**flow/config.mk**
```make
export PLATFORM = sky130hd
export DESIGN_NAME = dmc_top
export DESIGN_NICKNAME = dmc_top
export VERILOG_FILES = /design/flow/design.v
export SDC_FILE = /design/flow/constraint.sdc
export NUM_CORES = 4
export LEC_CHECK = 0
export ABC_AREA = 1
export CAP_MARGIN = 20
export CORE_MARGIN = 2
export CORE_UTILIZATION = 72
export CTS_CLUSTER_SIZE = 73
export PLACE_DENSITY = 0.64
export SETUP_SLACK_MARGIN = 0.33
export SLEW_MARGIN = 20
```
**flow/run.sh**
```bash
#!/bin/bash
# the make line also repeats each setting of config.mk as NAME=value (left out here)
make -C /OpenROAD-flow-scripts/flow DESIGN_CONFIG=/design/flow/config.mk WORK_HOME=/design/flow/orfs CLKGATE_MAP_FILE= finish
```
**flow/constraint.sdc**
```tcl
create_clock -name core_clock -period 2.33 [get_ports {clk_i}]
set_input_delay 0.4660 -clock core_clock [delete_from_list [all_inputs] [get_ports {clk_i}]]
set_output_delay 0.4660 -clock core_clock [all_outputs]
set_load 0.01 [all_outputs]
```
**flow/design.v**
```verilog
module DirectMappedCache #( parameter       BLOCK_SIZE = 32,
                            parameter       NUM_OF_BLOCKS_PER_LINE = 4,
                            parameter       NUM_OF_CACHE_LINES = 4,
                            parameter       ADDRESS_SIZE = 32
                            )
(
input rst_n_i, clk_i, read_i, write_i, write_line_i, read_line_i,
input [ADDRESS_SIZE - 1: 0] address_i,
input [BLOCK_SIZE - 1: 0] data_i,
input [NUM_OF_BLOCKS_PER_LINE*BLOCK_SIZE - 1 : 0] line_i,  
output reg [BLOCK_SIZE - 1: 0] data_o,
output reg [NUM_OF_BLOCKS_PER_LINE*BLOCK_SIZE - 1 : 0] line_o,
output reg [ADDRESS_SIZE - 1: 0]                        address_o,
output reg hit_o, read_flush_o, read_fetch_o, write_flush_o, write_fetch_o
);
reg rst_n_reg, read_reg, write_reg, write_line_reg, read_line_reg;
reg [ADDRESS_SIZE - 1: 0] address_reg;
reg [BLOCK_SIZE - 1: 0] data_i_reg;
reg [NUM_OF_BLOCKS_PER_LINE*BLOCK_SIZE - 1 : 0] line_i_reg;
localparam BLOCK_OFFSET_LENGTH = $clog2(NUM_OF_BLOCKS_PER_LINE);
localparam INDEX_LENGTH = $clog2(NUM_OF_CACHE_LINES);
localparam TAG_LENGTH = ADDRESS_SIZE - BLOCK_OFFSET_LENGTH - INDEX_LENGTH;
localparam DIRTY_BIT = 1'b1;  
localparam VALID_BIT = 1'b1;  
localparam CACHE_LINE_LENGTH = DIRTY_BIT + VALID_BIT + TAG_LENGTH + NUM_OF_BLOCKS_PER_LINE * BLOCK_SIZE;
localparam DIRTY_BIT_INDEX = CACHE_LINE_LENGTH - 1;
localparam VALID_BIT_INDEX = CACHE_LINE_LENGTH - 1 - DIRTY_BIT;
localparam TAG_INDEX = CACHE_LINE_LENGTH -1 - DIRTY_BIT - VALID_BIT;
wire [BLOCK_OFFSET_LENGTH - 1: 0] block_offset;
wire [INDEX_LENGTH - 1: 0] index;
wire [TAG_LENGTH - 1: 0] tag;
reg  [CACHE_LINE_LENGTH - 1: 0] cache [NUM_OF_CACHE_LINES - 1: 0];  
integer i;
assign index = address_reg[INDEX_LENGTH + BLOCK_OFFSET_LENGTH - 1 -: INDEX_LENGTH];
assign block_offset = address_reg[BLOCK_OFFSET_LENGTH - 1 -: BLOCK_OFFSET_LENGTH];
assign tag = address_reg[ADDRESS_SIZE - 1 -: TAG_LENGTH];
always @(posedge clk_i) begin
     rst_n_reg <= rst_n_i;
     read_reg <= read_i;
     write_reg <= write_i;
     write_line_reg <= write_line_i;
     read_line_reg <= read_line_i;
     address_reg <= address_i;
     data_i_reg <= data_i;
     line_i_reg <= line_i;
end
always @(posedge clk_i ) begin  
    if(!rst_n_reg) begin
        hit_o <= 0;
        read_flush_o <= 0;
        read_fetch_o <= 0;
        write_flush_o <= 0;
        write_fetch_o <= 0;
        for(i = 0; i < NUM_OF_CACHE_LINES; i = i + 1) begin
            cache[i][VALID_BIT_INDEX] <= 0;
        end
    end
    hit_o <= 0;
    read_flush_o <= 0;
    read_fetch_o <= 0;
    write_flush_o <= 0;
    write_fetch_o <= 0;
    if(read_reg) begin 
        if(cache[index][VALID_BIT_INDEX] && cache[index][TAG_INDEX -: TAG_LENGTH] == tag) begin
            hit_o <= 1;
            data_o <= cache[index][block_offset*BLOCK_SIZE + BLOCK_SIZE - 1 -: BLOCK_SIZE];
        end
        else if(cache[index][VALID_BIT_INDEX] && cache[index][DIRTY_BIT_INDEX] && !(cache[index][TAG_INDEX -: TAG_LENGTH] == tag)) begin
            read_flush_o <= 1;
        end
        else if(cache[index][VALID_BIT_INDEX] && !cache[index][DIRTY_BIT_INDEX] && !(cache[index][TAG_INDEX -: TAG_LENGTH] == tag)) begin
            read_fetch_o <= 1;
        end
        else if(!cache[index][VALID_BIT_INDEX]) begin
            read_fetch_o <= 1;
        end
    end
    if(write_reg) begin
        if(cache[index][VALID_BIT_INDEX] && cache[index][TAG_INDEX -: TAG_LENGTH] == tag) begin
            hit_o <= 1;
            read_flush_o <= 0;
            read_fetch_o <= 0;
            write_flush_o <= 0;
            write_fetch_o <= 0;
            cache[index][ DIRTY_BIT_INDEX ] <= 1;
            cache[index][ block_offset*BLOCK_SIZE + BLOCK_SIZE - 1 -: BLOCK_SIZE] <= data_i_reg;
        end
        else if(cache[index][VALID_BIT_INDEX] && cache[index][DIRTY_BIT_INDEX] && !(cache[index][TAG_INDEX -: TAG_LENGTH] == tag)) begin
            hit_o <= 0;
            read_flush_o <= 0;
            read_fetch_o <= 0;
            write_flush_o <= 1;
            write_fetch_o <= 0;
        end
        else if(cache[index][VALID_BIT_INDEX] && !cache[index][DIRTY_BIT_INDEX] && !(cache[index][TAG_INDEX -: TAG_LENGTH] == tag)) begin
            hit_o <= 0;
            read_flush_o <= 0;
            read_fetch_o <= 0;
            write_flush_o <= 0;
            write_fetch_o <= 1;
        end
        else if(!cache[index][VALID_BIT_INDEX]) begin
            hit_o <= 0;
            read_flush_o <= 0;
            read_fetch_o <= 0;
            write_flush_o <= 0;
            write_fetch_o <= 1;
        end
        else begin
            hit_o <= 0;
            read_flush_o <= 0;
            read_fetch_o <= 0;
            write_flush_o <= 0;
            write_fetch_o <= 0;
        end
    end
    if(write_line_reg) begin
        cache[index] <= {1'b0, 1'b1, tag, line_i_reg};
    end
    if(read_line_reg) begin
        hit_o <= 1;
        read_flush_o <= 0;
        read_fetch_o <= 0;
        write_flush_o <= 0;
        write_fetch_o <= 0;
        line_o <= cache[index][(TAG_INDEX - TAG_LENGTH) -: NUM_OF_BLOCKS_PER_LINE*BLOCK_SIZE];
        address_o <= { cache[index][ TAG_INDEX -: TAG_LENGTH ], index, {BLOCK_OFFSET_LENGTH{1'b0}}};
    end
end
endmodule
module DMC_Controller #(
                            parameter       BLOCK_SIZE = 32,
                            parameter       NUM_OF_BLOCKS_PER_LINE = 4,
                            parameter       NUM_OF_CACHE_LINES = 4,
                            parameter       ADDRESS_SIZE = 32
)
(
input                                                   clk_i,
input                                                   rst_n_i,
input                                                   write_i,
input                                                   read_i,
input                                                   hit_i,
input                                                   start_from_CPU_i,
input                                                   read_flush_i,
input                                                   read_fetch_i,
input                                                   write_flush_i,
input                                                   write_fetch_i,
input       [ADDRESS_SIZE - 1: 0]                       address_from_CPU_i,
input       [ADDRESS_SIZE - 1: 0]                       address_from_cache_i,
input       [BLOCK_SIZE - 1: 0]                         data_from_CPU_i,
input       [BLOCK_SIZE - 1: 0]                         data_from_cache_i,
input       [BLOCK_SIZE - 1: 0]                         data_from_memory_i,
input       [NUM_OF_BLOCKS_PER_LINE*BLOCK_SIZE - 1: 0]  line_i,
output  reg [BLOCK_SIZE - 1: 0]                         data_to_CPU_o,
output  reg [BLOCK_SIZE - 1: 0]                         data_to_cache_o,
output  reg [BLOCK_SIZE - 1: 0]                         data_to_memory_o,
output  reg [NUM_OF_BLOCKS_PER_LINE*BLOCK_SIZE - 1: 0]  line_o,
output  reg [ADDRESS_SIZE - 1: 0]                       address_to_cache_o,
output  reg [ADDRESS_SIZE - 1: 0]                       address_to_memory_o,
output  reg                                             ready_to_CPU_o,
output  reg                                             mem_read_o,
output  reg                                             mem_write_o,
output  reg                                             read_o,
output  reg                                             read_line_o,
output  reg                                             write_o,
output  reg                                             write_line_o
        );
localparam HIT = 0;
localparam READ_FLUSH = 1;
localparam READ_FETCH = 2;
localparam WRITE_FLUSH = 3;
localparam WRITE_FETCH = 4;
localparam READY = 0;
localparam READ = 1;
localparam READ_RESPONSE = 2;
localparam WRITE = 3;
localparam WRITE_RESPONSE = 4;
localparam FLUSH_CACHE_LINE = 5;
localparam READ_LINE = 6;
localparam WRITE_TO_MEM = 7;
localparam READ_FROM_MEM = 8;
localparam WAIT_MEM_READ = 9;
localparam RECEIVE_FROM_MEM = 10;
localparam WRITE_LINE = 11;
reg [$clog2(NUM_OF_BLOCKS_PER_LINE): 0] block_count;
reg [NUM_OF_BLOCKS_PER_LINE*BLOCK_SIZE - 1: 0] local_line;
reg [ADDRESS_SIZE - 1: 0] address_reg, address_from_cache_reg;
reg [BLOCK_SIZE - 1: 0] data_from_CPU_reg, data_from_cache_reg;
reg read_reg, write_reg;
reg [5:0] state;
wire [4:0] response;  
wire [ADDRESS_SIZE - 1: 0] line_address = {address_reg[ADDRESS_SIZE - 1: $clog2(NUM_OF_BLOCKS_PER_LINE)], {$clog2(NUM_OF_BLOCKS_PER_LINE){1'b0}}};
integer i;
always@(posedge clk_i) begin
    if(!rst_n_i) begin
        state <= READY;
        ready_to_CPU_o <= 0;
        mem_read_o <= 0;
        mem_write_o <= 0;
        read_o <= 0;
        read_line_o <= 0;
        write_o <= 0;
        write_line_o <= 0;
    end
    else
    case(state)
        READY: begin
            data_to_CPU_o <= data_from_cache_reg;  
            ready_to_CPU_o <= 1;
            if(start_from_CPU_i) begin
                address_reg <= address_from_CPU_i;
                data_from_CPU_reg <= data_from_CPU_i;
                read_reg <= read_i;
                write_reg <= write_i;
                ready_to_CPU_o <= 0;
                block_count <= 0;
                if(read_i) begin
                    state <= READ;
                end
                else if(write_i) begin
                    state <= WRITE;
                end
                else begin  
                    state <= READY;
                    $display("START RECEIEVED FROM CPU WITH NO INSTRUCTION");
                end
            end
        end
        READ: begin
            read_o <= 1;
            address_to_cache_o <= address_reg;
            state <= READ_RESPONSE;
            write_line_o <= 0;
        end
        READ_RESPONSE: begin
            read_o <= 0;
            if(hit_i == 1) begin
                data_from_cache_reg <= data_from_cache_i;
                state <= READY;
            end
            else if(read_flush_i == 1) begin
                state <= FLUSH_CACHE_LINE;
            end
            else if(read_fetch_i == 1) begin
                state <= READ_FROM_MEM;
            end
            else begin
                state <= READ_RESPONSE;
            end
        end
        WRITE: begin
            data_to_cache_o <= data_from_CPU_reg;
            write_o <= 1;
            address_to_cache_o <= address_reg;
            write_line_o <= 0;
            state <= WRITE_RESPONSE;
        end
        WRITE_RESPONSE: begin
            write_o <= 0;
            if(hit_i == 1) begin
                state <= READY;
            end
            else if(write_flush_i == 1) begin
                state <= FLUSH_CACHE_LINE;
            end
            else if(write_fetch_i == 1) begin
                state <= READ_FROM_MEM;
            end
            else begin
                state <= WRITE_RESPONSE;
            end
        end
        FLUSH_CACHE_LINE: begin
            address_to_cache_o <= address_reg;
            read_line_o <= 1;
            state <= READ_LINE;
        end
        READ_LINE: begin
            read_line_o <= 0;
            if(hit_i == 1) begin
                local_line <= line_i;
                address_from_cache_reg <= address_from_cache_i;
                state <= WRITE_TO_MEM;
            end
        end
        WRITE_TO_MEM: begin
            block_count <= block_count + 1;
            if(block_count < NUM_OF_BLOCKS_PER_LINE) begin  
                mem_write_o <= 1;
                data_to_memory_o <= local_line[block_count*BLOCK_SIZE + BLOCK_SIZE  - 1 -: BLOCK_SIZE];   
                address_to_memory_o <= (address_from_cache_reg + block_count);
            end
            else begin
                block_count <= 0;
                mem_write_o <= 0;
                state <= READ_FROM_MEM;
            end
        end
        READ_FROM_MEM: begin
            mem_read_o <= 1;
            address_to_memory_o <= (line_address + block_count);
            state <= WAIT_MEM_READ;
        end
        WAIT_MEM_READ: begin
            mem_read_o <= 0;
            state <= RECEIVE_FROM_MEM;
        end
        RECEIVE_FROM_MEM: begin
            if(block_count < NUM_OF_BLOCKS_PER_LINE)
                local_line[(block_count * BLOCK_SIZE) + BLOCK_SIZE - 1 -: BLOCK_SIZE]  <= data_from_memory_i;
            block_count <= block_count + 1;
            if(block_count < NUM_OF_BLOCKS_PER_LINE) begin
                state <= READ_FROM_MEM;
            end
            else begin
                block_count <= 0;
                state <= WRITE_LINE;
            end
        end
        WRITE_LINE: begin
            line_o <= local_line;
            write_line_o <= 1;
            address_to_cache_o <= address_reg;
            if(read_reg) begin
                state <= READ;
            end
            else if(write_reg) begin
                state <= WRITE;
            end
            else begin
                $display("GOT TO WRITE_LINE WITH INVALID INSTRUCTION");
                state <= READY;
            end
        end
    endcase
end
endmodule
module dmc_top (
    input         clk_i,
    input         rst_n_i,
    input         start_i,
    input         read_i,
    input         write_i,
    input  [31:0] address_i,
    input  [31:0] data_i,
    output [31:0] data_o,
    output        ready_o,
    output        mem_read_o,
    output        mem_write_o,
    output [31:0] mem_address_o,
    output [31:0] mem_data_o,
    input  [31:0] mem_data_i
);
localparam BLOCK_SIZE = 32;
localparam NUM_OF_BLOCKS_PER_LINE = 4;
localparam NUM_OF_CACHE_LINES = 4;
localparam ADDRESS_SIZE = 32;
localparam LINE_SIZE = NUM_OF_BLOCKS_PER_LINE * BLOCK_SIZE;
wire hit, read_flush, read_fetch, write_flush, write_fetch;
wire cache_read, cache_write, cache_read_line, cache_write_line;
wire [BLOCK_SIZE - 1: 0]   data_from_cache, data_to_cache;
wire [ADDRESS_SIZE - 1: 0] address_from_cache, address_to_cache;
wire [LINE_SIZE - 1: 0]    line_from_cache, line_to_cache;
DMC_Controller #(.BLOCK_SIZE(BLOCK_SIZE), .NUM_OF_BLOCKS_PER_LINE(NUM_OF_BLOCKS_PER_LINE),
                 .NUM_OF_CACHE_LINES(NUM_OF_CACHE_LINES), .ADDRESS_SIZE(ADDRESS_SIZE)) controller (
    .clk_i(clk_i),
    .rst_n_i(rst_n_i),
    .write_i(write_i),
    .read_i(read_i),
    .hit_i(hit),
    .start_from_CPU_i(start_i),
    .read_flush_i(read_flush),
    .read_fetch_i(read_fetch),
    .write_flush_i(write_flush),
    .write_fetch_i(write_fetch),
    .address_from_CPU_i(address_i),
    .address_from_cache_i(address_from_cache),
    .data_from_CPU_i(data_i),
    .data_from_cache_i(data_from_cache),
    .data_from_memory_i(mem_data_i),
    .line_i(line_from_cache),
    .data_to_CPU_o(data_o),
    .data_to_cache_o(data_to_cache),
    .data_to_memory_o(mem_data_o),
    .line_o(line_to_cache),
    .address_to_cache_o(address_to_cache),
    .address_to_memory_o(mem_address_o),
    .ready_to_CPU_o(ready_o),
    .mem_read_o(mem_read_o),
    .mem_write_o(mem_write_o),
    .read_o(cache_read),
    .read_line_o(cache_read_line),
    .write_o(cache_write),
    .write_line_o(cache_write_line)
);
DirectMappedCache #(.BLOCK_SIZE(BLOCK_SIZE), .NUM_OF_BLOCKS_PER_LINE(NUM_OF_BLOCKS_PER_LINE),
                    .NUM_OF_CACHE_LINES(NUM_OF_CACHE_LINES), .ADDRESS_SIZE(ADDRESS_SIZE)) cache (
    .rst_n_i(rst_n_i),
    .clk_i(clk_i),
    .read_i(cache_read),
    .write_i(cache_write),
    .write_line_i(cache_write_line),
    .read_line_i(cache_read_line),
    .address_i(address_to_cache),
    .data_i(data_to_cache),
    .line_i(line_to_cache),
    .data_o(data_from_cache),
    .line_o(line_from_cache),
    .address_o(address_from_cache),
    .hit_o(hit),
    .read_flush_o(read_flush),
    .read_fetch_o(read_fetch),
    .write_flush_o(write_flush),
    .write_fetch_o(write_fetch)
);
endmodule
```
==> results of run 1 <==
## timing repair
action / in CTS / in global routing
gates resized: 34 / 99
setup buffers: 14 / 26
gates cloned: 11 / 35
endpoints found under the setup margin: 1002 / 1117
pin swaps: 3 / 40
## metal layers
layer	vias up	GRT usage, %	routed length, um
li1	16850	-	-
met1	19983	56.9	59500
met2	4872	67.4	88000
met3	1314	14.0	33900
met4	18	28.1	20100
met5	-	0	272
## per-stage QoR
stage / std cells / setup WS [ns] / setup TNS, ns / area, um2
6_report: 6135 / -1.02 / -597.05 / 72700
5_1_grt: 6121 / -1.05 / -625.89 / 72700
4_1_cts: 6055 / -0.561 / -294.69 / 71300
3_5_place_dp: 5747 / -0.500 / -290.37 / 65700
3_3_place_gp: 5747 / -0.459 / -248.53 / 65700
2_1_floorplan: 4257 / -0.903 / -442.78 / 58800
## area by class of cell
| class | count | area [um2] |
|---|---|---|
| antenna | 19 | 47.5 |
| clock buffer | 213 | 4230 |
| clock inverter | 70 | 756 |
| fill | 2844 | 7440 |
| inverter | 164 | 651 |
| multi-input combinational | 2275 | 11700 |
| sequential | 1590 | 45500 |
| tap | 1060 | 1330 |
| timing repair buffer | 743 | 8440 |
| timing repair inverter | 1 | 11.3 |
==> flow_summary.toml, run 1 <==
# flow metrics
[grt]
grt_antenna_before_repair = 22
grt_pass1_wl_mm = 262
overflow = 0
grt_pass1_vias = 39771
track_usage_pct = 44.6
grt_max_degree = 217

[detailed_routing]
first_pass_iters = 9
drtAntennaViolNets = 0
drt_iter0_drc = 8423
wl_per_cell_um = 32.9
drc = 0
vias = 43037
routed_wl_mm = 202
routed_via_density = 7.01

[critical_path]
timing.rr.start = "cache.address_reg[2]$_DFF_P_"
r2r_slack_ns = -1.02
slowest_delay_ns = 0.37
crit_start = "cache.address_reg[2]$_DFF_P_"
path_cells = "buf_12 -> buf_12 -> clkbuf_16 -> nand2_1 -> nand2_1 -> nand2_1 -> nand2_2 -> nand2_1 -> nand4_1 -> nor2_2 -> nand3_2 -> nor2_4 -> buf_12 -> nand4_4 -> buf_12 -> a21oi_4 -> buf_12 -> clkbuf_16"
cp_max_fo = 6
worst-path-buf-inv = 7
start_kind = "flip-flop"
path_class = "flip-flop to flip-flop"
arrival_ns = 3.84
crit_family = "simple AND/OR/NAND/NOR gates"
endpoint_kind = "flip-flop"
critPathCapture = "cache.cache[3][48]$_DFFE_PP_"
cp_data_required_time_ns = 2.81
rr_worst_depth = 18
reg2reg_to = "cache.cache[3][48]$_DFFE_PP_"
slowest_stage = "dfxtp_4"
critPathMostFrequentCell = "buf_12"
cp_num_cells = 18

[synthesis]
fp_nets = 4364
top_area_share_pct = 70.6
async_reset_ff_share_pct = 0
synthAoiAreaFrac_pct = 7.04
ys_area_mm2 = 0.0581
netlist_area_mm2 = 0.0581
synth-xor-area-share_pct = 0.422
synth-main-ff-cell = "edfxtp_1"
yosys_warnings = 2
ys_seq_share_pct = 78.3
enable_flop_cells = 1365
ys_ff = 1590
common_cells = "1365 x edfxtp_1, 823 x nand2_1, 425 x nand3_1"
ys_top_cells_by_area = "edfxtp_1 71%, dfxtp_1 7.8%, nand2_1 5.3%"
synth_cell_types = 48
ys_top_logic_family = "simple AND/OR/NAND/NOR gates"
yosysCellCount = 4257
top_cell = "edfxtp_1"
top_area_cell = "edfxtp_1"
ys_sh_mux_pct = 0.121
fa_ha_area_share_pct = 0.129
synthCells = 4257
simple_gate_share_pct = 11.2
syn_area_per_cell_um2 = 13.6

[status]
status = "complete, but fails checks"
violatedChecks = "setup timing"

[power_and_ir_drop]
p_leak_nw = 26.6
powerClk_mw = 25.2
seq_power_share_pct = 53.7
power_leader = "sequential cells"
combPwrFrac_pct = 2.2
netSwitchingPower_mw = 12.2
p_int_mw = 44.9
powerComb_mw = 1.25
ir_drop_uv = 845
powerDensity_mw_per_mm2 = 786
clkPwrFrac_pct = 44.1
switching_share_pct = 21.4
pg_seq_mw = 30.7
power_mw = 57.1

[clocking]
cts.path.max_buffers = 3
cts_tree = "built"
cts.clk_slew.worst_paths_ns = 0.07
h-tree-depth = 4
cts_buffers = 151
ctsHoldBuffers = 0
clkLatencyLatePin_ns = 0.81
cts-root-buf = "clkbuf_16"
clock-sinks = 1590

[final_layout]
synthToLayoutAreaGrowth_pct = 25.2
finish.utilization_pct = 90.7
fin_nets = 5033

[floorplan]
core-area_mm2 = 0.0802
fp_util_pct = 72.5
die_w_um = 288
fp.dieH_um = 288
chip_area_mm2 = 0.0830
num_rows = 104
io_pins = 200

[final_timing]
rsz0062_at_grt = "yes"
max_freq_ghz = 0.298
drv_slew = 0
worst_pin_slew_ns = 1.23
timing.hold.ws_ns = 0.219
skew_ns = 0.0807
setup_ws_ns = -1.02
period_minus_slack_ns = 3.35
setup_viol = 854
hold_violations = 0
slew-limit-headroom_pct = 17.7
fin_crit_sh_pct = 144

[job]
warnings = 37
drv_cap = 0

[min_path]
hold_path_end = "controller.address_reg[18]$_DFFE_PP_"
min_path_cells = 1
min_from = "address_i[18]"
hold_class = "input pin to flip-flop"

[place]
dpl.hpwl_mm = 114
portBuffers = 199
gp_congestion = 0.932
==> inputs of run 2 (changes only) <==
Settings changed: ABC_AREA 1 to 0, CAP_MARGIN 20 to 15, CELL_PAD_IN_SITES_DETAIL_PLACEMENT set to 0, CELL_PAD_IN_SITES_GLOBAL_PLACEMENT set to 0, CORE_ASPECT_RATIO set to 0.7, CORE_UTILIZATION 72 to 57, CTS_CLUSTER_DIAMETER set to 75, CTS_CLUSTER_SIZE 73 to 20, GPL_ROUTABILITY_DRIVEN set to 0, HOLD_SLACK_MARGIN set to 0.18, MIN_ROUTING_LAYER set to met2, PLACE_DENSITY 0.64 to unset, SETUP_SLACK_MARGIN 0.33 to 1.46, SLEW_MARGIN 20 to 10, TNS_END_PERCENT set to 40.
Clock period 2.33 ns to 5.76 ns, I/O delays scaled along.
==> flow_summary.toml, run 2 <==
# flow metrics
[status]
status = "finished clean"

[final_timing]
period_minus_slack_ns = 4.39
setup_viol = 0
drv_slew = 0
max_freq_ghz = 0.228
slew-limit-headroom_pct = 18.6
hold_violations = 0
setup_tns_ns = 0
rsz0062_at_grt = "yes"
worst_pin_slew_ns = 1.22
fin_crit_sh_pct = 76.2
skew_ns = 0.0369

[final_layout]
synthToLayoutAreaGrowth_pct = 11.8
fin_nets = 3204
fillers = 6858
finish.utilization_pct = 64.1

[min_path]
hold_path_end = "cache.line_i_reg[126]$_DFF_P_"
min_path_cells = 0
min_from = "controller.line_o[126]$_DFFE_PP_"
hold_class = "flip-flop to flip-flop"

[synthesis]
top_area_cell = "edfxtp_1"
enable_flop_cells = 1365
ys_sh_mux_pct = 10.7
synthCells = 2870
fa_ha_area_share_pct = 0.131
async_reset_ff_share_pct = 0
ys_top_cells_by_area = "edfxtp_1 72%, mux4_2 8.6%, dfxtp_1 7.9%"
ys_area_mm2 = 0.0572
synthAoiAreaFrac_pct = 4.42
fp_nets = 2977
common_cells = "1365 x edfxtp_1, 225 x dfxtp_1, 218 x mux4_2"
synth_cell_types = 59
syn_area_per_cell_um2 = 19.9
top_area_share_pct = 71.7
ys_ff = 1590
synth-main-ff-cell = "edfxtp_1"
simple_gate_share_pct = 3.09
ys_top_logic_family = "multiplexers"
synth-xor-area-share_pct = 0.991
top_cell = "edfxtp_1"
yosys_warnings = 2
ys_seq_share_pct = 79.5
netlist_area_mm2 = 0.0572
yosysCellCount = 2870

[power_and_ir_drop]
combPwrFrac_pct = 2.4
p_leak_nw = 21.2
seq_power_share_pct = 63.2
power_leader = "sequential cells"
powerDensity_mw_per_mm2 = 308
ir_drop_uv = 256
netSwitchingPower_mw = 4.06
pg_seq_mw = 12.4
powerClk_mw = 6.77
switching_share_pct = 20.6
powerComb_mw = 0.481
clkPwrFrac_pct = 34.4
p_int_mw = 15.6

[critical_path]
r2r_slack_ns = 1.37
slowest_stage = "buf_4"
start_kind = "flip-flop"
endpoint_kind = "flip-flop"
timing.rr.start = "controller.block_count[0]$_SDFFCE_PP0P_"
cp_num_cells = 10
cp_max_fo = 38
cp_data_required_time_ns = 6.19
critPathCapture = "controller.local_line[61]$_DFFE_PP_"
crit_family = "buffers and inverters"
arrival_ns = 4.82
worst-path-buf-inv = 2
reg2reg_to = "controller.local_line[61]$_DFFE_PP_"
slowest_delay_ns = 0.86
path_class = "flip-flop to flip-flop"
rr_worst_depth = 10
path_cells = "buf_4 -> ha_1 -> xor2_1 -> nor2_1 -> ha_1 -> o211a_1 -> nand2_2 -> buf_4 -> mux2i_1 -> a21oi_1"
crit_start = "controller.block_count[0]$_SDFFCE_PP0P_"

[place]
dpl.hpwl_mm = 88.0
portBuffers = 199

[grt]
overflow = 0
grt_pass1_wl_mm = 206
grt_antenna_before_repair = 0
grt_pass1_vias = 41910
grt_max_degree = 132
track_usage_pct = 41.6

[floorplan]
fp.dieH_um = 269
core-area_mm2 = 0.0998
num_rows = 97
die_w_um = 383
fp_util_pct = 57.3
chip_area_mm2 = 0.103
io_pins = 200

[detailed_routing]
drtAntennaViolNets = 0
wl_per_cell_um = 32.2
routed_via_density = 8.02
drc = 0
drt_iter0_drc = 6734
routed_wl_mm = 146
first_pass_iters = 9
vias = 36236

[clocking]
cts-root-buf = "clkbuf_16"
cts.clk_slew.worst_paths_ns = 0.09
cts.path.max_buffers = 3
clock-sinks = 1590
cts_buffers = 89
cts_tree = "built"
h-tree-depth = 3
ctsHoldBuffers = 0
clkLatencyLatePin_ns = 0.75

[job]
drv_cap = 0
warnings = 44
-- run 2: cell type report --
class / instances / area, um2 / share of cell area, %
flip-flops and latches: 1590 / 45500 / 71.2
multi-input cells: 1119 / 11300 / 17.7
repair buffers: 281 / 2750 / 4.31
clock buffers: 160 / 2560 / 4.00
well taps: 1336 / 1670 / 2.61
inverters: 16 / 60.1 / 0.0939
clock inverters: 3 / 36.3 / 0.0567
diodes: 14 / 35.0 / 0.0548
-- run 2: what timing repair did --
| action | 4_1_cts | 5_1_grt |
|---|---|---|
| buffers inserted | 4 | 5 |
| gates resized | 0 | 6 |
| pin swaps | 2 | 3 |
| endpoints found under the setup margin | 71 | 425 |
-- run 2: routing by layer --
layer	track usage [%]	wire, um	up-vias
met2	44.0	66900	11218
met4	7.22	8250	97
met5	26.1	3190	-
met3	61.0	67200	939
li1	-	-	11832
met1	-	0	12150
-- run 2: stage by stage --
stage,hold slack [ns],worst slack [ns],cells,instance area [um2],total power [mW]
after floorplan,0.323,0.688,2870,57200,12.9
after global placement,0.324,1.37,4332,61200,13.2
after detailed placement,0.327,1.27,4332,61200,13.2
after CTS,0.322,1.43,4499,63800,19.6
after global routing,0.345,1.30,4505,63900,20.1
final,0.328,1.37,4519,64000,19.7
==> inputs of run 3 (changes only) <==
Settings changed: ABC_AREA 0 to 1, CAP_MARGIN 15 to 10, CELL_PAD_IN_SITES_DETAIL_PLACEMENT 0 to unset, CELL_PAD_IN_SITES_GLOBAL_PLACEMENT 0 to unset, CORE_ASPECT_RATIO 0.7 to 0.89, CORE_UTILIZATION 57 to 72, CTS_CLUSTER_DIAMETER 75 to 104, CTS_CLUSTER_SIZE 20 to 13, GPL_ROUTABILITY_DRIVEN 0 to unset, HOLD_SLACK_MARGIN 0.18 to 0.05, MIN_ROUTING_LAYER met2 to met1, PLACE_DENSITY_LB_ADDON set to 0.02, SETUP_SLACK_MARGIN 1.46 to -0.1, SLEW_MARGIN 10 to 30.
Clock period 5.76 ns to 2.33 ns, I/O delays scaled along.
==> flow_summary.toml, run 3 <==
# flow metrics
[status]
status = "complete, but fails checks"
violatedChecks = "setup timing"

[final_timing]
timing.hold.ws_ns = 0.229
setup_tns_ns = -478.93
skew_ns = 0.0406
drv_slew = 0
rsz0062_at_grt = "yes"
hold_violations = 0
setup_viol = 832
max_freq_ghz = 0.316
worst_pin_slew_ns = 1.02
slew-limit-headroom_pct = 31.0
setup_ws_ns = -0.832
fin_crit_sh_pct = 136
period_minus_slack_ns = 3.16

[min_path]
hold_path_end = "controller.address_reg[27]$_DFFE_PP_"
hold_class = "input pin to flip-flop"
min_from = "address_i[27]"
min_path_cells = 1

[detailed_routing]
vias = 43028
drt_iter0_drc = 9361
wl_per_cell_um = 33.5
drc = 0
routed_wl_mm = 204
routed_via_density = 7.09
first_pass_iters = 10
drtAntennaViolNets = 0

[critical_path]
path_class = "flip-flop to flip-flop"
worst-path-buf-inv = 7
cp_num_cells = 20
crit_start = "cache.address_reg[2]$_DFF_P_"
r2r_slack_ns = -0.83
slowest_delay_ns = 0.40
timing.rr.start = "cache.address_reg[2]$_DFF_P_"
endpoint_kind = "flip-flop"
slowest_stage = "dfxtp_4"
critPathCapture = "cache.cache[1][123]$_DFFE_PP_"
arrival_ns = 3.64
rr_worst_depth = 20
critPathMostFrequentCell = "nand2_1"
cp_data_required_time_ns = 2.81
cp_max_fo = 6
reg2reg_to = "cache.cache[1][123]$_DFFE_PP_"
path_cells = "inv_6 -> buf_12 -> buf_4 -> nand2_1 -> nand2_1 -> nand2_1 -> nand2_2 -> nand2_1 -> nand2_1 -> nor2_1 -> nand2_1 -> nor2_2 -> nand2_2 -> nor2_4 -> buf_12 -> nand4_4 -> buf_6 -> a21oi_4 -> buf_12 -> clkbuf_16"
crit_family = "simple AND/OR/NAND/NOR gates"
start_kind = "flip-flop"

[floorplan]
io_pins = 200
fp_util_pct = 72.6
num_rows = 98
die_w_um = 305
fp.dieH_um = 272
core-area_mm2 = 0.0801
chip_area_mm2 = 0.0830

[power_and_ir_drop]
powerClk_mw = 22.2
netSwitchingPower_mw = 11.5
powerComb_mw = 1.26
p_leak_nw = 26.0
powerDensity_mw_per_mm2 = 756
pg_seq_mw = 30.7
p_int_mw = 42.6
power_leader = "sequential cells"
combPwrFrac_pct = 2.3
ir_drop_uv = 896
clkPwrFrac_pct = 41.0
power_mw = 54.1
seq_power_share_pct = 56.6
switching_share_pct = 21.3

[clocking]
cts.clk_slew.worst_paths_ns = 0.07
clock-sinks = 1590
cts_buffers = 140
cts_tree = "built"
cts.path.max_buffers = 3
cts-root-buf = "clkbuf_16"
h-tree-depth = 4
clkLatencyLatePin_ns = 0.79
ctsHoldBuffers = 0

[job]
drv_cap = 0
warnings = 41

[final_layout]
finalNonFillerCells = 6070
fillers = 3035
fin_nets = 5003
synthToLayoutAreaGrowth_pct = 23.2
final_cell_area_mm2 = 0.0716

[grt]
grt_pass1_wl_mm = 261
grt_max_degree = 201
gr-usage-met3_pct = 23.5
use_met1_pct = 59.6
track_usage_pct = 44.4
grt_use_met2_pct = 62.2
overflow = 0
grt.busiest_layer = "met2"
grt_pass1_vias = 38878
grt_antenna_before_repair = 17

[synthesis]
fp_nets = 4364
top_cell = "edfxtp_1"
top_area_cell = "edfxtp_1"
synth-main-ff-cell = "edfxtp_1"
synthAoiAreaFrac_pct = 7.04
syn_area_per_cell_um2 = 13.6
ys_seq_share_pct = 78.3
synthCells = 4257
synth-xor-area-share_pct = 0.422
fa_ha_area_share_pct = 0.129
yosysCellCount = 4257
ys_sh_mux_pct = 0.121
enable_flop_cells = 1365
netlist_area_mm2 = 0.0581
ys_area_mm2 = 0.0581
ys_top_cells_by_area = "edfxtp_1 71%, dfxtp_1 7.8%, nand2_1 5.3%"
synth_cell_types = 48
yosys_warnings = 2
ys_top_logic_family = "simple AND/OR/NAND/NOR gates"
simple_gate_share_pct = 11.2
ys_ff = 1590
async_reset_ff_share_pct = 0
top_area_share_pct = 70.6
common_cells = "1365 x edfxtp_1, 823 x nand2_1, 425 x nand3_1"

[place]
dpl.cell_count = 5701
dpl.hpwl_mm = 116
placed_area_mm2 = 0.0650
portBuffers = 199
gp_congestion = 0.940
## run 3: final cells by class
| class | instances | area (um2) | area share [%] |
|---|---|---|---|
| Clock buffer | 242 | 3930 | 5.49 |
| Inverter | 164 | 651 | 0.909 |
| Clock inverter | 14 | 191 | 0.267 |
| Sequential cell | 1590 | 45500 | 63.6 |
| Antenna cell | 10 | 25.0 | 0.0350 |
| Multi-Input combinational cell | 2275 | 11800 | 16.5 |
| Timing Repair Buffer | 725 | 8160 | 11.4 |
| Tap cell | 1050 | 1310 | 1.84 |
## run 3: per-stage QoR
| step | setup WS (ns) | utilization [%] |
|---|---|---|
| after floorplan | -0.903 | - |
| final | -0.832 | 89.4 |
| after CTS | -0.451 | 87.3 |
| after global routing | -0.860 | 89.4 |
| after detailed placement | -0.476 | 81.2 |
| after global placement | -0.330 | 81.2 |
## run 3: layer usage
layer  vias to the layer above  share of wire (%)
li1                      16767                  -
met1                     19989                 31
met2                      5071                 41
met3                      1177                 21
met4                        24                6.7
met5                         -               0.19
## run 3: repair_timing
action,in CTS,in global routing
endpoints found under the hold margin,0,0
pin swaps,17,29
setup endpoints to repair,713,788
cloned,8,37
resized,76,164
setup buffers,37,23
==> inputs of run 4 (changes only) <==
Settings changed: ABC_AREA 1 to unset, CORE_ASPECT_RATIO 0.89 to 0.81, CORE_UTILIZATION 72 to 68, CTS_CLUSTER_DIAMETER 104 to 325, CTS_CLUSTER_SIZE 13 to 20, PLACE_DENSITY_LB_ADDON 0.02 to 0.0, SETUP_SLACK_MARGIN -0.1 to 0.31, SLEW_MARGIN 30 to 10.
==> flow_summary.toml, run 4 <==
# flow metrics
[power_and_ir_drop]
pg_seq_mw = 30.7
combPwrFrac_pct = 2.6
p_int_mw = 38.9
power_leader = "sequential cells"
powerClk_mw = 16.3
clkPwrFrac_pct = 33.8
seq_power_share_pct = 63.6
switching_share_pct = 19.6
netSwitchingPower_mw = 9.47
powerComb_mw = 1.27
p_leak_nw = 22.8
power_mw = 48.3
ir_drop_uv = 823
powerDensity_mw_per_mm2 = 722

[floorplan]
die_w_um = 326
fp_util_pct = 68.8
chip_area_mm2 = 0.0865
fp.dieH_um = 265
num_rows = 95
core-area_mm2 = 0.0831
io_pins = 200

[final_timing]
period_minus_slack_ns = 3.28
worst_pin_slew_ns = 1.02
hold_violations = 0
rsz0062_at_grt = "yes"
skew_ns = 0.0349
setup_ws_ns = -0.950
drv_slew = 0
setup_viol = 876
slew-limit-headroom_pct = 31.7
setup_tns_ns = -564.59
max_freq_ghz = 0.305
fin_crit_sh_pct = 141
timing.hold.ws_ns = 0.331

[final_layout]
fin_nets = 3421
fillers = 4002
logic_area_mm2 = 0.0114
final_cell_area_mm2 = 0.0669
flop_area_mm2 = 0.0455
finalNonFillerCells = 4504
synthToLayoutAreaGrowth_pct = 16.9
finish.utilization_pct = 80.5

[synthesis]
synth-xor-area-share_pct = 0.991
top_area_share_pct = 71.7
yosysCellCount = 2870
enable_flop_cells = 1365
ys_top_cells_by_area = "edfxtp_1 72%, mux4_2 8.6%, dfxtp_1 7.9%"
ys_top_logic_family = "multiplexers"
async_reset_ff_share_pct = 0
top_cell = "edfxtp_1"
top_area_cell = "edfxtp_1"
simple_gate_share_pct = 3.09
synthAoiAreaFrac_pct = 4.42
synth-main-ff-cell = "edfxtp_1"
fa_ha_area_share_pct = 0.131
syn_area_per_cell_um2 = 19.9
ys_sh_mux_pct = 10.7
fp_nets = 2977
ys_ff = 1590
common_cells = "1365 x edfxtp_1, 225 x dfxtp_1, 218 x mux4_2"
ys_seq_share_pct = 79.5
synthCells = 2870
ys_area_mm2 = 0.0572
netlist_area_mm2 = 0.0572
synth_cell_types = 59
yosys_warnings = 2

[detailed_routing]
drt_iter0_drc = 4795
first_pass_iters = 6
routed_wl_mm = 148
drtAntennaViolNets = 0
routed_via_density = 6.75
vias = 30401
drc = 0
wl_per_cell_um = 32.8

[critical_path]
timing.rr.start = "cache.address_reg[2]$_DFF_P_"
slowest_stage = "mux4_2"
endpoint_kind = "flip-flop"
worst-path-buf-inv = 7
crit_start = "cache.address_reg[2]$_DFF_P_"
rr_worst_depth = 13
slowest_delay_ns = 0.54
start_kind = "flip-flop"
path_cells = "buf_12 -> buf_8 -> mux4_2 -> xnor2_2 -> nand4_2 -> nor4_4 -> buf_4 -> nand4_4 -> buf_12 -> a211oi_4 -> buf_6 -> buf_4 -> buf_6"
cp_num_cells = 13
reg2reg_to = "cache.cache[2][102]$_DFFE_PP_"
crit_family = "buffers and inverters"
critPathCapture = "cache.cache[2][102]$_DFFE_PP_"
cp_data_required_time_ns = 2.73
arrival_ns = 3.68
cp_max_fo = 9
r2r_slack_ns = -0.95
path_class = "flip-flop to flip-flop"

[place]
place_ws_ns = -1.02
portBuffers = 199
dpl.cell_count = 4278
dpl.hpwl_mm = 94.8
placed_area_mm2 = 0.0630
gp_congestion = 0.864

[grt]
grt_pass1_vias = 29571
grt_antenna_before_repair = 3
track_usage_pct = 33.3
grt_pass1_wl_mm = 204
overflow = 0
grt_max_degree = 145

[clocking]
cts-root-buf = "clkbuf_16"
cts.path.max_buffers = 3
clkLatencyLatePin_ns = 0.69
cts_tree = "built"
cts_buffers = 89
cts.clk_slew.worst_paths_ns = 0.09
clock-sinks = 1590
ctsHoldBuffers = 0
h-tree-depth = 3

[job]
drv_cap = 0
warnings = 41

[min_path]
hold_path_end = "controller.address_reg[29]$_DFFE_PP_"
hold_class = "input pin to flip-flop"
min_from = "address_i[29]"
min_path_cells = 1

[status]
violatedChecks = "setup timing"
status = "complete, but fails checks"
run 4: timing repair:
action,in CTS,in global routing
setup endpoints to repair,1152,1232
gates resized,41,39
cloned,3,20
setup buffers,21,16
pin swaps,9,13
run 4: layout make-up:
cell class                 count  area share [%]
antenna                        2         0.00748
clock buffer                 162            3.90
clock inverter                 2          0.0411
inverter                      16          0.0898
multi-input combinational   1119            17.1
sequential                  1590            68.0
tap                         1115            2.09
timing repair buffer         498            8.78
run 4: routing by layer:
metal  track usage [%]  vias up  wire (um)
met2              49.1     2131      67200
met5                 0        -         20
li1                  -    12316          -
met3              7.78      284      18300
met4              8.67        2       4590
met1              51.5    15668      57500
==> inputs of run 5 (changes only) <==
Settings changed: CAP_MARGIN 10 to 20, CORE_ASPECT_RATIO 0.81 to unset, CORE_UTILIZATION 68 to 30, CTS_CLUSTER_DIAMETER 325 to unset, CTS_CLUSTER_SIZE 20 to unset, HOLD_SLACK_MARGIN 0.05 to unset, MIN_ROUTING_LAYER met1 to unset, PLACE_DENSITY_LB_ADDON 0.0 to unset, SETUP_SLACK_MARGIN 0.31 to unset, SLEW_MARGIN 10 to 20, TNS_END_PERCENT 40 to unset.
Clock period 2.33 ns to 5.56 ns, I/O delays scaled along.
==> flow_summary.toml, run 5 <==
# flow metrics
[status]
status = "finished clean"

[critical_path]
timing.rr.start = "cache.address_reg[2]$_DFF_P_"
rr_worst_depth = 7
start_kind = "flip-flop"
path_class = "flip-flop to flip-flop"
slowest_delay_ns = 0.86
worst-path-buf-inv = 1
critPathCapture = "cache.cache[1][61]$_DFFE_PP_"
slowest_stage = "a21oi_4"
crit_family = "simple AND/OR/NAND/NOR gates"
endpoint_kind = "flip-flop"
cp_num_cells = 7
reg2reg_to = "cache.cache[1][61]$_DFFE_PP_"
arrival_ns = 5.00
cp_data_required_time_ns = 6.02
path_cells = "mux4_2 -> xnor2_1 -> nand4_2 -> nor4_4 -> nand4_1 -> a21oi_4 -> buf_12"
crit_start = "cache.address_reg[2]$_DFF_P_"
r2r_slack_ns = 1.01
cp_max_fo = 34

[power_and_ir_drop]
netSwitchingPower_mw = 4.81
powerClk_mw = 10.6
power_mw = 24.0
powerComb_mw = 0.475
clkPwrFrac_pct = 44.2
power_leader = "sequential cells"
p_leak_nw = 22.4
powerDensity_mw_per_mm2 = 354
seq_power_share_pct = 53.8
combPwrFrac_pct = 2.0
pg_seq_mw = 12.9
switching_share_pct = 20.1
ir_drop_uv = 248
p_int_mw = 19.2

[grt]
use_met1_pct = 19.2
grt_pass1_vias = 28445
grt.busiest_layer = "met2"
grt_antenna_before_repair = 14
grt_max_degree = 129
grt_pass1_wl_mm = 205
gr-usage-met3_pct = 2.45
grt_use_met2_pct = 25.4
track_usage_pct = 14.7
overflow = 0

[synthesis]
syn_area_per_cell_um2 = 19.9
top_area_cell = "edfxtp_1"
ys_area_mm2 = 0.0572
ys_top_logic_family = "multiplexers"
synth-main-ff-cell = "edfxtp_1"
fp_nets = 2977
top_area_share_pct = 71.7
async_reset_ff_share_pct = 0
top_cell = "edfxtp_1"
simple_gate_share_pct = 3.09
ys_top_cells_by_area = "edfxtp_1 72%, mux4_2 8.6%, dfxtp_1 7.9%"
synthCells = 2870
yosysCellCount = 2870
ys_ff = 1590
netlist_area_mm2 = 0.0572
synth-xor-area-share_pct = 0.991
ys_seq_share_pct = 79.5
ys_sh_mux_pct = 10.7
common_cells = "1365 x edfxtp_1, 225 x dfxtp_1, 218 x mux4_2"
yosys_warnings = 2
fa_ha_area_share_pct = 0.131
synthAoiAreaFrac_pct = 4.42
enable_flop_cells = 1365
synth_cell_types = 59

[clocking]
cts-root-buf = "clkbuf_16"
cts.path.max_buffers = 3
cts.clk_slew.worst_paths_ns = 0.06
ctsHoldBuffers = 0
h-tree-depth = 4
clock-sinks = 1590
clkLatencyLatePin_ns = 0.79
cts_resized = 0
cts_buffers = 156
cts_tree = "built"
post_cts_buffers = 0

[detailed_routing]
drc = 0
drtAntennaViolNets = 0
wl_per_cell_um = 24.9
routed_via_density = 4.85
vias = 28110
drt_iter0_drc = 2598
antenna_cells_inserted = 0
first_pass_iters = 7
routed_wl_mm = 144

[floorplan]
core-area_mm2 = 0.190
die_w_um = 441
io_pins = 200
chip_area_mm2 = 0.194
fp.dieH_um = 441
num_rows = 160
fp_util_pct = 30.1

[final_timing]
max_freq_ghz = 0.220
timing.hold.ws_ns = 0.315
setup_ws_ns = 1.01
skew_ns = 0.0402
period_minus_slack_ns = 4.55
hold_violations = 0
drv_slew = 0
rsz0062_at_grt = "no"
worst_pin_slew_ns = 1.16
setup_viol = 0
fin_crit_sh_pct = 81.8
slew-limit-headroom_pct = 22.7
setup_tns_ns = 0

[final_layout]
synthToLayoutAreaGrowth_pct = 18.5
fin_nets = 3262
fillers = 17564
finish.utilization_pct = 35.7

[place]
gp_congestion = 0.757
dpl.hpwl_mm = 89.9
place_ws_ns = 1.02
portBuffers = 199

[min_path]
min_path_cells = 0
hold_path_end = "cache.address_reg[3]$_DFF_P_"
min_from = "controller.address_to_cache_o[3]$_DFFE_PP_"
hold_class = "flip-flop to flip-flop"

[job]
warnings = 31
drv_cap = 0
==> run 5: cell type report <==
cell class / count / area [um2] / area share, %
flip-flops and latches: 1590 / 45500 / 67.1
well taps: 2511 / 3140 / 4.63
multi-input cells: 1119 / 11300 / 16.7
clock buffers: 236 / 4450 / 6.56
clock inverters: 52 / 683 / 1.01
repair buffers: 272 / 2640 / 3.89
inverters: 16 / 60.1 / 0.0886
==> run 5: routing by layer <==
layer,wire length (um),part of all wire [%]
met5,72,0.050
met3,8380,5.8
met4,2630,1.8
met1,59900,42
met2,73300,51
==> run 5: stage by stage <==
| step | cell area, um2 | instances |
|---|---|---|
| after CTS | 67800 | 5796 |
| after global routing | 67800 | 5796 |
| after global placement | 62700 | 5508 |
| after detailed placement | 62700 | 5508 |
| after floorplan | 57200 | 2870 |
| final | 67800 | 5796 |
==> inputs of run 6 (changes only) <==
Settings changed: ABC_AREA set to 1, CORE_UTILIZATION 30 to 72, CTS_CLUSTER_SIZE set to 73, HOLD_SLACK_MARGIN set to 0.29, PLACE_DENSITY set to 0.65, SETUP_SLACK_MARGIN set to -0.13, TNS_END_PERCENT set to 5.
Clock period 5.56 ns to 2.33 ns, I/O delays scaled along.
==> flow_summary.toml, run 6 <==
# flow metrics
[power_and_ir_drop]
powerDensity_mw_per_mm2 = 784
pg_seq_mw = 30.7
seq_power_share_pct = 53.9
combPwrFrac_pct = 2.4
powerClk_mw = 24.9
ir_drop_uv = 1170
power_mw = 56.9
switching_share_pct = 21.0
netSwitchingPower_mw = 12.0
power_leader = "sequential cells"
p_int_mw = 44.9
clkPwrFrac_pct = 43.7
p_leak_nw = 26.7
powerComb_mw = 1.35

[critical_path]
arrival_ns = 3.61
path_cells = "buf_12 -> inv_6 -> clkbuf_16 -> nand2_1 -> nand2_1 -> nand2_1 -> nand2_1 -> nand2_1 -> nand2_1 -> nand2_1 -> nor2_2 -> nand3_2 -> nor2_4 -> buf_12 -> nand4_2 -> buf_6 -> a21oi_4 -> buf_12 -> buf_12"
r2r_slack_ns = -0.82
cp_max_fo = 14
start_kind = "flip-flop"
crit_family = "simple AND/OR/NAND/NOR gates"
cp_num_cells = 19
rr_worst_depth = 19
worst-path-buf-inv = 7
cp_data_required_time_ns = 2.79
endpoint_kind = "flip-flop"
critPathCapture = "cache.cache[0][105]$_DFFE_PP_"
timing.rr.start = "cache.address_reg[2]$_DFF_P_"
path_class = "flip-flop to flip-flop"
slowest_stage = "dfxtp_4"
crit_start = "cache.address_reg[2]$_DFF_P_"
critPathMostFrequentCell = "nand2_1"
slowest_delay_ns = 0.41
reg2reg_to = "cache.cache[0][105]$_DFFE_PP_"

[synthesis]
simple_gate_share_pct = 11.2
synthCells = 4257
enable_flop_cells = 1365
syn_area_per_cell_um2 = 13.6
ys_area_mm2 = 0.0581
top_area_share_pct = 70.6
synth-xor-area-share_pct = 0.422
ys_seq_share_pct = 78.3
synth_cell_types = 48
fp_nets = 4364
top_area_cell = "edfxtp_1"
ys_ff = 1590
ys_top_logic_family = "simple AND/OR/NAND/NOR gates"
synthAoiAreaFrac_pct = 7.04
ys_sh_mux_pct = 0.121
netlist_area_mm2 = 0.0581
yosysCellCount = 4257
synth-main-ff-cell = "edfxtp_1"
fa_ha_area_share_pct = 0.129
common_cells = "1365 x edfxtp_1, 823 x nand2_1, 425 x nand3_1"
ys_top_cells_by_area = "edfxtp_1 71%, dfxtp_1 7.8%, nand2_1 5.3%"
yosys_warnings = 2
top_cell = "edfxtp_1"
async_reset_ff_share_pct = 0

[final_layout]
fillers = 2897
synthToLayoutAreaGrowth_pct = 24.9
fin_nets = 5065

[clocking]
cts_buffers = 151
h-tree-depth = 4
cts-root-buf = "clkbuf_16"
cts.path.max_buffers = 3
clkLatencyLatePin_ns = 0.78
cts.clk_slew.worst_paths_ns = 0.07
clock-sinks = 1590
cts_tree = "built"

[floorplan]
fp.dieH_um = 288
chip_area_mm2 = 0.0830
num_rows = 104
die_w_um = 288
fp_util_pct = 72.5
core-area_mm2 = 0.0802
io_pins = 200

[min_path]
min_path_cells = 1
hold_class = "input pin to flip-flop"
hold_path_end = "controller.data_from_CPU_reg[21]$_DFFE_PP_"
min_from = "data_i[21]"

[place]
portBuffers = 199
place_ws_ns = -0.461
gp_congestion = 0.987
dpl.hpwl_mm = 120

[final_timing]
period_minus_slack_ns = 3.15
setup_tns_ns = -454.36
drv_slew = 0
max_freq_ghz = 0.318
worst_pin_slew_ns = 0.852
hold_violations = 0
fin_crit_sh_pct = 135
setup_ws_ns = -0.817
skew_ns = 0.0512
setup_viol = 731
rsz0062_at_grt = "yes"
slew-limit-headroom_pct = 42.6

[grt]
overflow = 0
grt_pass1_vias = 41502
track_usage_pct = 46.7
grt_antenna_before_repair = 18
grt_pass1_wl_mm = 272
grt_max_degree = 113

[job]
drv_cap = 0
warnings = 38

[detailed_routing]
wl_per_cell_um = 32.7
first_pass_iters = 10
routed_via_density = 7.00
drt_iter0_drc = 7896
routed_wl_mm = 201
drc = 0
vias = 43110
drtAntennaViolNets = 0

[status]
violatedChecks = "setup timing"
status = "complete, but fails checks"
==> run 6: metal layers <==
metal | share of wire [%] | global-route usage [%]
met5 | 0.052 | 0
met4 | 9.9 | 33.7
met3 | 15 | 14.2
met2 | 45 | 71.7
met1 | 30 | 56.7
==> run 6: final cells by class <==
class                      count  area [um2]  share of cell area (%)
sequential                  1590       45500                    62.7
multi-input combinational   2275       12100                    16.6
timing repair buffer         775        8030                    11.1
clock buffer                 222        4320                    5.95
tap                         1060        1330                    1.83
inverter                     164         642                   0.885
clock inverter                59         624                   0.860
antenna                       10        25.0                  0.0345
timing repair inverter         1        8.76                  0.0121
==> run 6: stage by stage <==
| step | cell area, um2 | std cells | hold slack, ns | util (%) |
|---|---|---|---|---|
| floorplan | 58200 | 4257 | 0.323 | - |
| global placement | 65700 | 5789 | 0.323 | 82.0 |
| detailed placement | 65700 | 5789 | 0.327 | 82.0 |
| CTS | 71500 | 6128 | 0.295 | 89.1 |
| global route | 72500 | 6147 | 0.288 | 90.5 |
| finish | 72600 | 6156 | 0.290 | 90.5 |
==> run 6: timing repair <==
action                                  4_1_cts  5_1_grt
pin swaps                                     2       41
hold endpoints to repair                     46        1
hold buffers                                 46        1
gates cloned                                  4        8
endpoints found under the setup margin      708      730
resized                                      52      266
buffers inserted                              8       15
==> inputs of run 7 (changes only) <==
Settings changed: ABC_AREA 1 to unset, CAP_MARGIN 20 to 0, CORE_ASPECT_RATIO set to 0.73, CORE_UTILIZATION 72 to 40, CTS_CLUSTER_SIZE 73 to unset, GPL_TIMING_DRIVEN set to 0, HOLD_SLACK_MARGIN 0.29 to 0.09, PLACE_DENSITY 0.65 to unset, SETUP_SLACK_MARGIN -0.13 to 1.37, SLEW_MARGIN 20 to 15, TNS_END_PERCENT 5 to unset.
Clock period 2.33 ns to 5.0 ns, I/O delays scaled along.
==> flow_summary.toml, run 7 <==
# flow metrics
[status]
status = "finished clean"

[critical_path]
reg2reg_to = "cache.cache[2][44]$_DFFE_PP_"
cp_max_fo = 10
slowest_delay_ns = 0.57
arrival_ns = 4.12
rr_worst_depth = 13
critPathMostFrequentCell = "buf_12"
path_cells = "buf_6 -> buf_12 -> mux4_2 -> xnor2_4 -> nand4_1 -> nor4_4 -> buf_6 -> nand4_4 -> buf_12 -> a211oi_4 -> buf_6 -> buf_12 -> buf_12"
r2r_slack_ns = 1.37
path_class = "flip-flop to flip-flop"
worst-path-buf-inv = 7
crit_start = "cache.address_reg[2]$_DFF_P_"
cp_data_required_time_ns = 5.49
crit_family = "buffers and inverters"
start_kind = "flip-flop"
endpoint_kind = "flip-flop"
cp_num_cells = 13
slowest_stage = "mux4_2"
timing.rr.start = "cache.address_reg[2]$_DFF_P_"
critPathCapture = "cache.cache[2][44]$_DFFE_PP_"

[power_and_ir_drop]
powerComb_mw = 0.629
powerDensity_mw_per_mm2 = 385
power_leader = "sequential cells"
p_leak_nw = 23.7
p_int_mw = 21.4
ir_drop_uv = 346
clkPwrFrac_pct = 44.3
combPwrFrac_pct = 2.3
pg_seq_mw = 14.3
powerClk_mw = 11.9
seq_power_share_pct = 53.3
netSwitchingPower_mw = 5.45
switching_share_pct = 20.3

[grt]
grt_antenna_before_repair = 6
grt_pass1_vias = 30326
track_usage_pct = 24.2
grt_pass1_wl_mm = 242
overflow = 0
grt_max_degree = 45

[floorplan]
die_w_um = 447
fp.dieH_um = 327
core-area_mm2 = 0.142
io_pins = 200
chip_area_mm2 = 0.146
fp_util_pct = 40.3
num_rows = 118

[detailed_routing]
drt_iter0_drc = 4878
first_pass_iters = 5
drc = 0
drtAntennaViolNets = 0
wl_per_cell_um = 32.7
vias = 31506
routed_wl_mm = 178
routed_via_density = 5.80

[synthesis]
ys_top_logic_family = "multiplexers"
yosys_warnings = 2
syn_area_per_cell_um2 = 19.9
yosysCellCount = 2870
ys_ff = 1590
ys_top_cells_by_area = "edfxtp_1 72%, mux4_2 8.6%, dfxtp_1 7.9%"
top_cell = "edfxtp_1"
synth_cell_types = 59
ys_sh_mux_pct = 10.7
synth-main-ff-cell = "edfxtp_1"
ys_area_mm2 = 0.0572
enable_flop_cells = 1365
async_reset_ff_share_pct = 0
common_cells = "1365 x edfxtp_1, 225 x dfxtp_1, 218 x mux4_2"
synth-xor-area-share_pct = 0.991
synthAoiAreaFrac_pct = 4.42
netlist_area_mm2 = 0.0572
fa_ha_area_share_pct = 0.131
top_area_cell = "edfxtp_1"
simple_gate_share_pct = 3.09
fp_nets = 2977
top_area_share_pct = 71.7
ys_seq_share_pct = 79.5
synthCells = 2870

[final_timing]
drv_slew = 0
hold_violations = 0
rsz0062_at_grt = "yes"
max_freq_ghz = 0.275
period_minus_slack_ns = 3.63
fin_crit_sh_pct = 72.6
timing.hold.ws_ns = 0.330
skew_ns = 0.0407
setup_viol = 0
slew-limit-headroom_pct = 15.2
worst_pin_slew_ns = 1.27

[final_layout]
synthToLayoutAreaGrowth_pct = 22.0
fillers = 11506
logic_area_mm2 = 0.0115
finish.utilization_pct = 49.2
final_cell_area_mm2 = 0.0698
fin_nets = 3485
flop_area_mm2 = 0.0455

[place]
portBuffers = 199
dpl.hpwl_mm = 118
gp_congestion = 0.852
placed_area_mm2 = 0.0635

[clocking]
clock-sinks = 1590
h-tree-depth = 4
cts-root-buf = "clkbuf_16"
cts.path.max_buffers = 3
cts_buffers = 154
cts.clk_slew.worst_paths_ns = 0.06
clkLatencyLatePin_ns = 0.79
cts_tree = "built"

[min_path]
min_from = "controller.line_o[93]$_DFFE_PP_"
hold_path_end = "cache.line_i_reg[93]$_DFF_P_"
hold_class = "flip-flop to flip-flop"
min_path_cells = 0

[job]
drv_cap = 0
warnings = 31
run 7: final cells by class:
type,instances,share of cell area [%]
diodes,4,0.0143
plain buffers,145,1.23
clock buffers,231,6.52
clock inverters,52,0.871
inverters,16,0.0932
multi-input cells,1119,16.4
flip-flops and latches,1590,65.2
well taps,1920,3.44
repair buffers,352,6.25
run 7: per-layer routing:
metal | GRT usage, % | vias up | wire length (um)
met5 | 0.454 | - | 117
met4 | 7.85 | 6 | 5740
met3 | 6.45 | 297 | 21200
met2 | 34.6 | 1997 | 76600
met1 | 35.8 | 16669 | 74000
li1 | - | 12537 | -
run 7: through the flow:
stage,worst slack [ns],power (mW),TNS (ns),cells
floorplan,0.213,14.9,0,2870
global route,1.35,27.5,0,5426
detailed placement,-0.484,15.2,-48.22,5073
CTS,1.37,27.0,0,5408
finish,1.37,26.9,0,5429
global placement,-3.15,15.2,-1311.64,4989
run 7: timing repair:
item / 4_1_cts / 5_1_grt
pin swaps: 19 / 3
hold buffers: 0 / 0
cloned: 0 / 2
endpoints found under the setup margin: 1277 / 464
setup buffers: 52 / 15
resized: 91 / 47
==> inputs of run 8 (changes only) <==
Settings changed: ABC_AREA set to 1, CAP_MARGIN 0 to 20, CORE_ASPECT_RATIO 0.73 to unset, CORE_UTILIZATION 40 to 57, GPL_TIMING_DRIVEN 0 to 1, HOLD_SLACK_MARGIN 0.09 to unset, MAX_ROUTING_LAYER set to met4, PLACE_DENSITY_LB_ADDON set to 0.25, SETUP_SLACK_MARGIN 1.37 to 0.85.
Clock period 5.0 ns to 5.97 ns, I/O delays scaled along.
==> flow_summary.toml, run 8 <==
# flow metrics
[power_and_ir_drop]
powerClk_mw = 10.1
netSwitchingPower_mw = 4.46
clkPwrFrac_pct = 45.1
switching_share_pct = 19.8
powerComb_mw = 0.366
ir_drop_uv = 283
power_leader = "sequential cells"
p_leak_nw = 23.8
pg_seq_mw = 12.0
powerDensity_mw_per_mm2 = 334
p_int_mw = 18.0
power_mw = 22.5
seq_power_share_pct = 53.3
combPwrFrac_pct = 1.6

[final_timing]
period_minus_slack_ns = 4.47
timing.hold.ws_ns = 0.331
setup_tns_ns = 0
slew-limit-headroom_pct = 15.0
rsz0062_at_grt = "no"
drv_slew = 0
hold_violations = 0
setup_ws_ns = 1.50
fin_crit_sh_pct = 74.9
max_freq_ghz = 0.224
worst_pin_slew_ns = 1.27
skew_ns = 0.0336
setup_viol = 0

[floorplan]
chip_area_mm2 = 0.104
die_w_um = 323
num_rows = 117
fp_util_pct = 57.3
io_pins = 200
fp.dieH_um = 323
core-area_mm2 = 0.101

[critical_path]
cp_data_required_time_ns = 6.42
arrival_ns = 4.93
crit_start = "cache.address_reg[2]$_DFF_P_"
critPathMostFrequentCell = "nand2_1"
timing.rr.start = "cache.address_reg[2]$_DFF_P_"
reg2reg_to = "cache.cache[0][24]$_DFFE_PP_"
endpoint_kind = "flip-flop"
critPathCapture = "cache.cache[0][24]$_DFFE_PP_"
crit_family = "simple AND/OR/NAND/NOR gates"
worst-path-buf-inv = 2
rr_worst_depth = 14
r2r_slack_ns = 1.50
cp_max_fo = 66
path_class = "flip-flop to flip-flop"
slowest_stage = "buf_4"
slowest_delay_ns = 0.81
cp_num_cells = 14
start_kind = "flip-flop"
path_cells = "buf_4 -> nand2_1 -> nand2_1 -> nand2_1 -> nand2_1 -> nand2_1 -> nand2_1 -> nand2_1 -> nor2_1 -> nand3_1 -> nor2_4 -> nand4_2 -> a21oi_4 -> buf_12"

[synthesis]
common_cells = "1365 x edfxtp_1, 823 x nand2_1, 425 x nand3_1"
enable_flop_cells = 1365
ys_seq_share_pct = 78.3
netlist_area_mm2 = 0.0581
ys_area_mm2 = 0.0581
async_reset_ff_share_pct = 0
yosysCellCount = 4257
ys_top_cells_by_area = "edfxtp_1 71%, dfxtp_1 7.8%, nand2_1 5.3%"
synth_cell_types = 48
top_area_cell = "edfxtp_1"
syn_area_per_cell_um2 = 13.6
synthAoiAreaFrac_pct = 7.04
synth-xor-area-share_pct = 0.422
simple_gate_share_pct = 11.2
ys_top_logic_family = "simple AND/OR/NAND/NOR gates"
synthCells = 4257
top_area_share_pct = 70.6
fp_nets = 4364
synth-main-ff-cell = "edfxtp_1"
fa_ha_area_share_pct = 0.129
ys_sh_mux_pct = 0.121
ys_ff = 1590
yosys_warnings = 2
top_cell = "edfxtp_1"

[clocking]
post_cts_buffers = 0
cts.clk_slew.worst_paths_ns = 0.07
cts_resized = 0
cts_tree = "built"
h-tree-depth = 4
clock-sinks = 1590
clkLatencyLatePin_ns = 0.78
cts.path.max_buffers = 3
ctsHoldBuffers = 0
cts_buffers = 156
cts-root-buf = "clkbuf_16"

[place]
gp_congestion = 0.930
place_ws_ns = 1.58
dpl.cell_count = 5673
portBuffers = 199
placed_area_mm2 = 0.0618
dpl.hpwl_mm = 103

[min_path]
hold_path_end = "cache.data_i_reg[20]$_DFF_P_"
min_path_cells = 0
min_from = "controller.data_to_cache_o[20]$_DFFE_PP_"
hold_class = "flip-flop to flip-flop"

[grt]
grt_pass1_vias = 34958
overflow = 0
grt_pass1_wl_mm = 236
grt_antenna_before_repair = 10
track_usage_pct = 32.6
grt_max_degree = 221

[detailed_routing]
drtAntennaViolNets = 0
first_pass_iters = 8
routed_via_density = 6.16
wl_per_cell_um = 27.4
drt_iter0_drc = 5709
drc = 0
routed_wl_mm = 164
vias = 36817

[final_layout]
finish.utilization_pct = 66.3
finalNonFillerCells = 5973
final_cell_area_mm2 = 0.0672
fin_nets = 4570
synthToLayoutAreaGrowth_pct = 15.7

[job]
drv_cap = 0
warnings = 35

[status]
status = "finished clean"
[run 8: layout make-up]
type	count	area, um2
Clock inverter	83	958
Inverter	164	633
Sequential cell	1590	45500
Clock buffer	208	4390
Fill cell	7087	34200
Multi-Input combinational cell	2275	11300
Antenna cell	9	22.5
Tap cell	1368	1710
Timing Repair Buffer	276	2710
[run 8: layer usage]
layer,global-route usage [%],vias to the layer above,routed length [um]
li1,-,15899,-
met1,42.8,17979,60000
met2,48.4,2508,75400
met3,8.25,431,20700
met4,14.5,0,7580
met5,-,-,0
Power figures rest on the tool's default switching activity, not on a simulated workload.
